alpha:
==> flow/design.v (excerpt) <==
module apollo_top(
	input clk,
   input rst_n,
	input rs232_rx,	 
	output rs232_tx,	 
	input[7:0] in_ad_data,
	output out_ad_clk,
	output Sftclk,
	output Lchclk,
	output SDout,
	output test1,
	output test2
    );
wire[7:0] tx_in;
wire tx_write;
wire[7:0] rx_out;
wire rx_over;
my_uart	uart(	.clk(clk),
					.rst_n(rst_n),
					.rs232_rx(rs232_rx),
					.rs232_tx(rs232_tx),
					.tx_in(tx_in),
					.tx_write(tx_write),
					.rx_out(rx_out),
					.rx_over(rx_over)
					);
wire[7:0] recv_in;
wire recv_write;
wire recv_en;
wire recv_rst;
wire [7:0] scode;
wire scode_rdy;
wire [7:0] level;
controller controller(	.clk(clk),
								.rst_n(rst_n),
								.rx_out(rx_out),
								.rx_over(rx_over),
								.recv_in(recv_in),
								.recv_write(recv_write),
								.tx_in(tx_in),
								.tx_write(tx_write),
								.recv_ce(recv_en),
								.recv_rst(recv_rst),
								.scode(scode),
								.scode_rdy(scode_rdy),
								.level(level)
								);
segment_driver segment(	.clk(clk),
								.rst_n(rst_n),
								.bin({2'b00, scode}),
								.refresh(scode_rdy),
								.Sftclk(Sftclk),
								.Lchclk(Lchclk),
								.SDout(SDout));
wire[7:0] ad_data_in;
wire ad_data_rdy;
wire recv_rst_n = rst_n & recv_rst;
ad_driver ad_driver(	.clk(clk),
							.ce(recv_en),
							.rst_n(recv_rst_n),
							.din(in_ad_data),
							.clk_out(out_ad_clk),
							.dout(ad_data_in),
							.ready(ad_data_rdy));
receiver receiver(	.clk(clk),
							.ce(recv_en),
							.rst_n(recv_rst_n),
							.level(level),
							.din(ad_data_in),
  ...
Size in the first run: about 1,400 flip-flops, roughly 18 I/O pins, roughly 57,000 um^2 of cells after synthesis.
Settings: LEC_CHECK=0, CAP_MARGIN=20, CELL_PAD_IN_SITES_DETAIL_PLACEMENT=0, CORE_ASPECT_RATIO=1.55, CORE_MARGIN=2, CORE_UTILIZATION=72, CTS_CLUSTER_DIAMETER=121, GPL_ROUTABILITY_DRIVEN=0, PLACE_DENSITY_LB_ADDON=0.18, SETUP_SLACK_MARGIN=1.29, SLEW_MARGIN=15; clock period 4.38 ns.
run.sh (not shown) runs the stock make flow with config.mk's settings and CLKGATE_MAP_FILE=.
alpha completed every stage of the flow, and the final layout passed the timing, design-rule and antenna checks.
Input changes introduced in beta (baseline for comparison: alpha):
# alpha
export LEC_CHECK = 0
export CAP_MARGIN = 20
export CELL_PAD_IN_SITES_DETAIL_PLACEMENT = 0
export CORE_ASPECT_RATIO = 1.55
export CORE_MARGIN = 2
export CORE_UTILIZATION = 72
export CTS_CLUSTER_DIAMETER = 121
export GPL_ROUTABILITY_DRIVEN = 0
export PLACE_DENSITY_LB_ADDON = 0.18
export SETUP_SLACK_MARGIN = 1.29
export SLEW_MARGIN = 15
create_clock -name core_clock -period 4.38 [get_ports {clk}]
# beta
export LEC_CHECK = 0
export CAP_MARGIN = 20
export CELL_PAD_IN_SITES_DETAIL_PLACEMENT = 0
export CORE_ASPECT_RATIO = 1.55
export CORE_MARGIN = 2
export CORE_UTILIZATION = 72
export CTS_CLUSTER_DIAMETER = 121
export GPL_ROUTABILITY_DRIVEN = 0
export HOLD_SLACK_MARGIN = 0.3
export PLACE_DENSITY_LB_ADDON = 0.01
export SETUP_SLACK_MARGIN = 1.27
export SLEW_MARGIN = 15
create_clock -name core_clock -period 4.38 [get_ports {clk}]
==> comparison <==
- Smallest setup slack after layout (beta over alpha): decrease, 0.0094 ns
- Any difference in highest clock rate between alpha and beta is small enough to ignore.
- Post-detailed-placement half-perimeter wirelength (beta over alpha): decrease, 4.3%
- Comparing alpha with beta, the final cell count came out essentially unchanged.
- The post-detailed-route wirelength per cell in beta was lower than what alpha gave.
- Signed area change from the synthesized netlist to the final layout of alpha is on par with beta.
- On post-layout utilization of the core, beta and alpha are neck and neck.
- On met3 layer usage reported by global route: between beta and alpha, it ends up higher for beta.
- Non-clock buffer instance count of the final layout: beta vs alpha down 3
- Diff alpha -> beta: cell area neither gained nor lost much; global-route usage saw a decrease.
Edits applied to the flow inputs when going from beta to gamma:
# beta
export LEC_CHECK = 0
export CAP_MARGIN = 20
export CELL_PAD_IN_SITES_DETAIL_PLACEMENT = 0
export CORE_ASPECT_RATIO = 1.55
export CORE_MARGIN = 2
export CORE_UTILIZATION = 72
export CTS_CLUSTER_DIAMETER = 121
export GPL_ROUTABILITY_DRIVEN = 0
export HOLD_SLACK_MARGIN = 0.3
export PLACE_DENSITY_LB_ADDON = 0.01
export SETUP_SLACK_MARGIN = 1.27
export SLEW_MARGIN = 15
create_clock -name core_clock -period 4.38 [get_ports {clk}]
# gamma
export LEC_CHECK = 0
export CAP_MARGIN = 20
export CELL_PAD_IN_SITES_DETAIL_PLACEMENT = 0
export CORE_ASPECT_RATIO = 1.55
export CORE_MARGIN = 2
export CORE_UTILIZATION = 71
export CTS_CLUSTER_DIAMETER = 121
export GPL_ROUTABILITY_DRIVEN = 0
export PLACE_DENSITY_LB_ADDON = 0.18
export SETUP_SLACK_MARGIN = 1.03
export SLEW_MARGIN = 40
create_clock -name core_clock -period 4.38 [get_ports {clk}]
### Flow results
- The flip-flop and latch share of the layout cell area on gamma is in line with that on beta.
- Across both runs, pre-CTS setup slack was lower for gamma than for beta.
- Compared beta against gamma; final area within noise.
- gamma reports a higher minimum period implied by the final worst setup slack than beta does.
- gamma against beta: worst slack on hold paths saw a decrease, final cell count saw an increase, average cell area after synthesis saw little to no change.
- gamma -> beta: count of boundary I/O pins delta 0, exact match
- Changes observed in gamma relative to beta: internal power component down about 0.54%, met1 track demand over resource down 0.47 points, portion of the layout cell area used by clock cells flat.

========
apollo_top again, from the RTL that the note above started with.
==> flow/config.mk <==
export PLATFORM = sky130hd
export DESIGN_NAME = apollo_top
export DESIGN_NICKNAME = apollo_top
export VERILOG_FILES = /design/flow/design.v
export SDC_FILE = /design/flow/constraint.sdc
export NUM_CORES = 4
export LEC_CHECK = 0
export CAP_MARGIN = 35
export CORE_MARGIN = 2
export CORE_UTILIZATION = 72
export CTS_CLUSTER_DIAMETER = 26
export CTS_CLUSTER_SIZE = 51
export PLACE_DENSITY_LB_ADDON = 0.0
export SETUP_SLACK_MARGIN = 1.31
export SLEW_MARGIN = 20
==> flow/constraint.sdc <==
create_clock -name core_clock -period 4.41 [get_ports {clk}]
set_input_delay 0.8820 -clock core_clock [delete_from_list [all_inputs] [get_ports {clk}]]
set_output_delay 0.8820 -clock core_clock [all_outputs]
set_load 0.01 [all_outputs]
The first run went through all stages and came out clean.
Edit:
Settings changed: CAP_MARGIN 35 to 20, CTS_CLUSTER_DIAMETER 26 to default, CTS_CLUSTER_SIZE 51 to default, PLACE_DENSITY_LB_ADDON 0.0 to default, SETUP_SLACK_MARGIN 1.31 to 2.64.
Clock period 4.41 ns to 9.23 ns, I/O delays scaled along.
Global-route usage decreases by 5.8 points.
Clock-buffer cell count decreases by 193.
Non-clock buffer count went down by 46.
Clock skew drops by 0.037 ns.
Synthesized cell count is unchanged.
Sequential power is lower by well over a third.
Design area is lower by roughly a tenth.
Power went down by well over a third.
Worst hold slack gains 0.22 ns.
Edit:
Settings changed: CORE_UTILIZATION 72 to 65, SETUP_SLACK_MARGIN 2.64 to 3.87.
Clock period 9.23 ns to 14.1 ns, I/O delays scaled along.
The changed run finished clean.
Worst hold slack improves by 0.0099 ns.
Clock-buffer cell count rose by 20.
Routed wire length fell slightly.
Design area is about the same.
Via count fell slightly.
Setup slack improves by 4.1 ns.
Total power fell by a quarter to a third.
Edit:
Settings changed: CORE_UTILIZATION 65 to 70, PLACE_DENSITY_LB_ADDON from default to 0.0, SETUP_SLACK_MARGIN 3.87 to 1.28.
Clock period 14.1 ns to 4.38 ns, I/O delays scaled along.
Effect:
- The changed run completed with no timing, DRC or antenna violations
- sequential power goes up to 3.2 times its value
- clock skew is about the same
- non-clock buffer count goes up by 45
- final cell count goes down by 1.1%
- total power goes up to 3.2 times its value
- setup slack gets worse by 7.2 ns
- critical path depth goes down by 1
No activity file was given, so power comes from the tool's default toggle rates.
